==> trial 93: inputs <==
==> flow/design.v <==
module INV_IP #(parameter IP_WIDTH = 6) (
    IN_1, IN_2,
    OUT_INV
);
input  [IP_WIDTH-1:0] IN_1, IN_2;
output [IP_WIDTH-1:0] OUT_INV;
parameter LOOP_IDX = 8;
genvar i;
reg [IP_WIDTH-1:0] old_r [0:LOOP_IDX-1];
reg [IP_WIDTH-1:0] r [0:LOOP_IDX-1];
reg [IP_WIDTH-1:0] q [0:LOOP_IDX-1];
reg signed [IP_WIDTH-1:0] old_t [0:LOOP_IDX-1];
reg [3:0] index [1:LOOP_IDX-1];
reg signed [IP_WIDTH-1:0] t [0:LOOP_IDX-1];
generate
for(i=0;i<LOOP_IDX;i=i+1) begin: loop_old_r
    always@(*) begin
        if(i==0) begin
            old_r[0] = (IN_1 > IN_2)? IN_1:IN_2;
        end
        else begin
            old_r[i] = r[i-1];        
        end
    end
end
endgenerate
generate
for(i=0;i<LOOP_IDX;i=i+1) begin: loop_r
    always@(*) begin
        if(i==0) begin
            r[0] = (IN_1 > IN_2)? IN_2:IN_1;
        end
        else begin
            if(r[i-1]!=0)
                r[i] = old_r[i-1] - q[i-1] * r[i-1];
            else
                r[i] = 0;
        end
    end
end
endgenerate
generate
for(i=0;i<LOOP_IDX;i=i+1) begin: loop_q
    always@(*) begin
        if(r[i]!=0)
            q[i] = old_r[i] / r[i];
        else
            q[i] = 0;
    end
end
endgenerate
generate
for(i=0;i<LOOP_IDX;i=i+1) begin: loop_old_t
    always@(*) begin
        if(i==0) begin
            old_t[0] = 0;    
        end
        else begin
            if(r[i-1]!=0) begin
                old_t[i] = t[i-1];
            end
            else
                old_t[i] = 0;
        end
    end
end
endgenerate
generate
for(i=1;i<LOOP_IDX;i=i+1) begin: loop_index
    always@(*) begin
            if(r[i-1]!=0) begin
                index[i] = i;
            end
            else
                index[i] = index[i-1];
    end
end
endgenerate
generate
for(i=0;i<LOOP_IDX;i=i+1) begin: loop_t
    always@(*) begin
        if(i==0) begin
            t[0] = 1;    
        end
        else begin
            if(r[i-1]!=0)
                t[i] = old_t[i-1] - q[i-1] * t[i-1];
            else
                t[i] = 0;
        end
    end
end
endgenerate
assign OUT_INV = (old_t[index[LOOP_IDX-1]][IP_WIDTH-1]==1)? old_t[index[LOOP_IDX-1]]+old_r[0]:old_t[index[LOOP_IDX-1]];
endmodule
module EC_TOP(
    clk, rst_n, in_valid,
    in_Px, in_Py, in_Qx, in_Qy, in_prime, in_a,
    out_valid, out_Rx, out_Ry
);
input clk, rst_n, in_valid;
input [6-1:0] in_Px, in_Py, in_Qx, in_Qy, in_prime, in_a;
output reg out_valid;
output reg [6-1:0] out_Rx, out_Ry;
localparam S_IDLE = 0;
localparam S_IN_DATA = 1;
localparam S_P_ADD = 2;
localparam S_P_DOU = 3;
localparam S_XR_YR = 4;
localparam S_OUT = 5;
parameter IP_WIDTH = 6;
reg [2:0] current_state, next_state;
reg [3:0] cnt_s_p;
reg [2:0] cnt_xr_yr;
reg [5:0] px_reg;
reg [5:0] py_reg;
reg [5:0] qx_reg;
reg [5:0] qy_reg;
reg [5:0] a_reg;
reg [5:0] prime_reg;
wire [5:0] p_sub_xp;
wire [5:0] p_sub_yp;
wire [5:0] p_sub_xq;
wire [5:0] p_sub_xr;
wire [6:0] xq_xp1;
wire [6:0] yq_yp1;
wire [7:0] xr_w;
wire [6:0] xp2_3_a;
reg [5:0] xr_reg ;
reg [5:0] s_reg;
reg [11:0] mod_in;
wire [5:0] mod_out;
reg [IP_WIDTH-1:0]  IN_2;
wire [IP_WIDTH-1:0] OUT_INV;
reg [5:0] yp2_ip;
wire [6:0] xp_xr1;
wire [11:0]mul_out;
reg [5:0] mul_in1, mul_in2;
wire [6:0] s_xp_xr1_yp1;
always@(posedge clk or negedge rst_n) begin
    if(!rst_n)
        current_state <= S_IDLE;
    else
        current_state <= next_state;
end
always@(*) begin
    case (current_state)
        S_IDLE:    next_state = in_valid? S_IN_DATA:S_IDLE;
        S_IN_DATA: next_state = (px_reg==qx_reg && py_reg==qy_reg)? S_P_DOU:S_P_ADD;
        S_P_ADD:   next_state = (cnt_s_p==4)? S_XR_YR:S_P_ADD;
        S_P_DOU:   next_state = (cnt_s_p==8)? S_XR_YR:S_P_DOU;
        S_XR_YR:   next_state = (cnt_xr_yr==6)? S_OUT:S_XR_YR;
        S_OUT:     next_state = S_IDLE;
        default: next_state = S_IDLE;
    endcase
end
always @(posedge clk or negedge rst_n) begin
    if (!rst_n) 
        cnt_s_p <= 0;    
    else begin
        if(current_state==S_P_ADD && cnt_s_p<=3)
            cnt_s_p <= cnt_s_p + 1;
        else if(current_state==S_P_DOU && cnt_s_p<=7)
            cnt_s_p <= cnt_s_p + 1;
        else
            cnt_s_p <= 0;
    end  
end
always @(posedge clk or negedge rst_n) begin
    if (!rst_n) 
        cnt_xr_yr <= 0;    
    else begin
        if(current_state==S_XR_YR && cnt_xr_yr<=5)
            cnt_xr_yr <= cnt_xr_yr + 1;
        else
            cnt_xr_yr <= 0;
    end  
end
always@(posedge clk or negedge rst_n) begin
    if(!rst_n) 
        px_reg <= 0;
    else begin
        if(in_valid)
            px_reg <= in_Px;
    end
end
always@(posedge clk or negedge rst_n) begin
    if(!rst_n) 
        py_reg <= 0;
    else begin
        if(in_valid)
            py_reg <= in_Py;
    end
end
always@(posedge clk or negedge rst_n) begin
    if(!rst_n) 
        qx_reg <= 0;
    else begin
        if(in_valid)
            qx_reg <= in_Qx;
    end
end
always@(posedge clk or negedge rst_n) begin
    if(!rst_n) 
        qy_reg <= 0;
    else begin
        if(in_valid)
            qy_reg <= in_Qy;
    end
end
always@(posedge clk or negedge rst_n) begin
    if(!rst_n) 
        a_reg <= 0;
    else begin
        if(in_valid)
            a_reg <= in_a;
    end
end
always@(posedge clk or negedge rst_n) begin
    if(!rst_n) 
        prime_reg <= 2;
    else begin
        if(in_valid)
            prime_reg <= in_prime;
    end
end
assign p_sub_xp = prime_reg - px_reg;
assign p_sub_yp = prime_reg - py_reg;
assign p_sub_xq = prime_reg - qx_reg;
assign p_sub_xr = prime_reg - mod_out;
assign xq_xp1 = qx_reg + p_sub_xp;    
assign yq_yp1 = qy_reg + p_sub_yp;    
assign xr_w = mod_out + p_sub_xp + p_sub_xq;  
assign xp_xr1 = px_reg + p_sub_xr;
assign s_xp_xr1_yp1 = mod_out + p_sub_yp;
assign xp2_3_a = mod_out + a_reg;
always@(posedge clk or negedge rst_n) begin
    if(!rst_n)
        s_reg <= 0;
    else begin
        if(current_state==S_P_ADD && cnt_s_p==4 || current_state==S_P_DOU && cnt_s_p==8)
            s_reg <= mod_out;
    end
end
always @(posedge clk or negedge rst_n) begin
    if (!rst_n) begin
       xr_reg <= 0;
    end
    else begin
        if(cnt_xr_yr==2) 
            xr_reg <= mod_out;
    end
end
always @(posedge clk or negedge rst_n) begin
    if(!rst_n)
        mod_in <= 0;
    else begin
        if(current_state==S_P_ADD) begin
            case(cnt_s_p)
                'd0: mod_in <= xq_xp1;
                'd1: mod_in <= yq_yp1;
                'd3: mod_in <= mul_out;
            endcase
        end
        else if(current_state==S_P_DOU) begin
            case(cnt_s_p)
                'd0: mod_in <= {py_reg, 1'b0};
                'd2: mod_in <= mul_out;
                'd4: mod_in <= mul_out;
                'd5: mod_in <= xp2_3_a;
                'd7: mod_in <= mul_out;
            endcase
        end
        else if(current_state==S_XR_YR) begin
             case(cnt_xr_yr)
                'd0: mod_in <= mul_out;
                'd1: mod_in <= xr_w;
                'd2: mod_in <= xp_xr1;
                'd4: mod_in <= mul_out;
                'd5: mod_in <= s_xp_xr1_yp1;
            endcase
        end
    end
end
assign mod_out = mod_in % prime_reg;
always@(posedge clk or negedge rst_n) begin
    if(!rst_n)
        IN_2 <= 0;
    else begin
        if((current_state==S_P_ADD || current_state==S_P_DOU) && cnt_s_p==1) begin
            IN_2 <= mod_out;
        end
    end
end
INV_IP #(.IP_WIDTH(IP_WIDTH)) I_INV_IP ( .IN_1(prime_reg), .IN_2(IN_2), . OUT_INV(OUT_INV));
always@(posedge clk or negedge rst_n) begin
    if(!rst_n) 
        yp2_ip <= 0;
    else begin
        if(current_state==S_P_DOU && cnt_s_p==2)
            yp2_ip <= OUT_INV;
    end
end
always @(posedge clk or negedge rst_n) begin
    if(!rst_n)
        mul_in1 <= 0;
    else begin
         if(current_state==S_P_ADD) begin
            case(cnt_s_p)
                'd2: mul_in1 <= mod_out;
                'd4: mul_in1 <= mod_out;
            endcase
        end
        else if(current_state==S_P_DOU) begin
            case(cnt_s_p)
                'd1: mul_in1 <= px_reg;
                'd3: mul_in1 <= 3;
                'd6: mul_in1 <= mod_out;
                'd8: mul_in1 <= mod_out;
            endcase
        end
        else if(current_state==S_XR_YR) begin
            case(cnt_xr_yr)
                'd3: mul_in1 <= s_reg;
            endcase
        end
    end
end
always @(posedge clk or negedge rst_n) begin
    if(!rst_n)
        mul_in2 <= 0;
    else begin
         if(current_state==S_P_ADD) begin
            case(cnt_s_p)
                'd2: mul_in2 <= OUT_INV;
                'd4: mul_in2 <= mod_out;
            endcase
        end
        else if(current_state==S_P_DOU) begin
            case(cnt_s_p)
                'd1: mul_in2 <= px_reg;
                'd3: mul_in2 <= mod_out;
                'd6: mul_in2 <= yp2_ip;
                'd8: mul_in2 <= mod_out;
            endcase
        end
        else if(current_state==S_XR_YR) begin
            case(cnt_xr_yr)
                'd3: mul_in2 <= mod_out;
            endcase
        end
    end
end
assign mul_out = mul_in1 * mul_in2;
always @(posedge clk or negedge rst_n) begin
    if(!rst_n)
        out_valid <= 0;
    else begin
        if(cnt_xr_yr==6)
            out_valid <= 1;
        else
            out_valid <= 0;
    end
end
always @(posedge clk or negedge rst_n) begin
    if(!rst_n)
        out_Rx <= 0;
    else begin
        if(cnt_xr_yr==6)
            out_Rx <= xr_reg;
        else
            out_Rx <= 0;
    end
end
always @(posedge clk or negedge rst_n) begin
    if(!rst_n)
        out_Ry <= 0;
    else begin
        if(cnt_xr_yr==6)
            out_Ry <= mod_out;
        else
            out_Ry <= 0;
    end
end
endmodule
==> flow/run.sh <==
#!/bin/bash
# the make line also repeats each setting of config.mk as NAME=value (left out here)
make -C /OpenROAD-flow-scripts/flow DESIGN_CONFIG=/design/flow/config.mk WORK_HOME=/design/flow/orfs CLKGATE_MAP_FILE= finish
==> flow/config.mk <==
export PLATFORM = sky130hd
export DESIGN_NAME = EC_TOP
export DESIGN_NICKNAME = EC_TOP
export VERILOG_FILES = /design/flow/design.v
export SDC_FILE = /design/flow/constraint.sdc
export NUM_CORES = 4
export LEC_CHECK = 0
export CAP_MARGIN = 0
export CORE_ASPECT_RATIO = 0.92
export CORE_MARGIN = 2
export CORE_UTILIZATION = 72
export CTS_CLUSTER_DIAMETER = 204
export CTS_CLUSTER_SIZE = 89
export GPL_ROUTABILITY_DRIVEN = 0
export PLACE_DENSITY_LB_ADDON = 0.02
export SETUP_SLACK_MARGIN = 3.61
export SLEW_MARGIN = 20
export TNS_END_PERCENT = 40
==> flow/constraint.sdc <==
create_clock -name core_clock -period 59.8 [get_ports {clk}]
set_input_delay 11.9600 -clock core_clock [delete_from_list [all_inputs] [get_ports {clk}]]
set_output_delay 11.9600 -clock core_clock [all_outputs]
set_load 0.01 [all_outputs]
==> trial 83 (differences from trial 93) <==
==> flow/config.mk (replaced) <==
export PLATFORM = sky130hd
export DESIGN_NAME = EC_TOP
export DESIGN_NICKNAME = EC_TOP
export VERILOG_FILES = /design/flow/design.v
export SDC_FILE = /design/flow/constraint.sdc
export NUM_CORES = 4
export LEC_CHECK = 0
export CAP_MARGIN = 20
export CORE_MARGIN = 2
export CORE_UTILIZATION = 40
export SLEW_MARGIN = 20
==> flow/constraint.sdc (replaced) <==
create_clock -name core_clock -period 72.4 [get_ports {clk}]
set_input_delay 14.4800 -clock core_clock [delete_from_list [all_inputs] [get_ports {clk}]]
set_output_delay 14.4800 -clock core_clock [all_outputs]
set_load 0.01 [all_outputs]
==> trial 57 (differences from trial 93) <==
==> flow/config.mk (replaced) <==
export PLATFORM = sky130hd
export DESIGN_NAME = EC_TOP
export DESIGN_NICKNAME = EC_TOP
export VERILOG_FILES = /design/flow/design.v
export SDC_FILE = /design/flow/constraint.sdc
export NUM_CORES = 4
export LEC_CHECK = 0
export ABC_AREA = 1
export CAP_MARGIN = 20
export CELL_PAD_IN_SITES_DETAIL_PLACEMENT = 2
export CORE_MARGIN = 8
export CORE_UTILIZATION = 40
export GPL_ROUTABILITY_DRIVEN = 0
export MIN_ROUTING_LAYER = met2
export SLEW_MARGIN = 20
==> flow/constraint.sdc (replaced) <==
create_clock -name core_clock -period 77.0 [get_ports {clk}]
set_input_delay 15.4000 -clock core_clock [delete_from_list [all_inputs] [get_ports {clk}]]
set_output_delay 15.4000 -clock core_clock [all_outputs]
set_load 0.01 [all_outputs]
==> flow_summary.ini <==
; physical design summary
[clock_tree]
cts_resized = 0

[floorplan]
die_w_um = 267
chip_area_um2 = 71500

[status]
outcome.stop_stage = global routing
first-error = [ERROR GRT-0116] Global routing finished with congestion. Check the congestion regions in the DRC Viewer.
status = stopped before the end

[place]
place_hpwl_mm = 133
(the above is from trial 57)
==> flow_summary.ini <==
; physical design summary
[synthesis]
ffs_w_async_s_r_synth = 1.00
yosysSeqAreaShare = 0.112

[status]
outcome.stop_stage = global routing
status = stopped before the end

[clock_tree]
cts_resized = 32
(the above is from trial 93)
==> flow_summary.ini <==
; physical design summary
[clock_tree]
cts_resized = 0

[floorplan]
chip_area_um2 = 63600
die_w_um = 252

[place]
place_hpwl_mm = 59.1

[status]
status = complete, no violations
(the above is from trial 83)
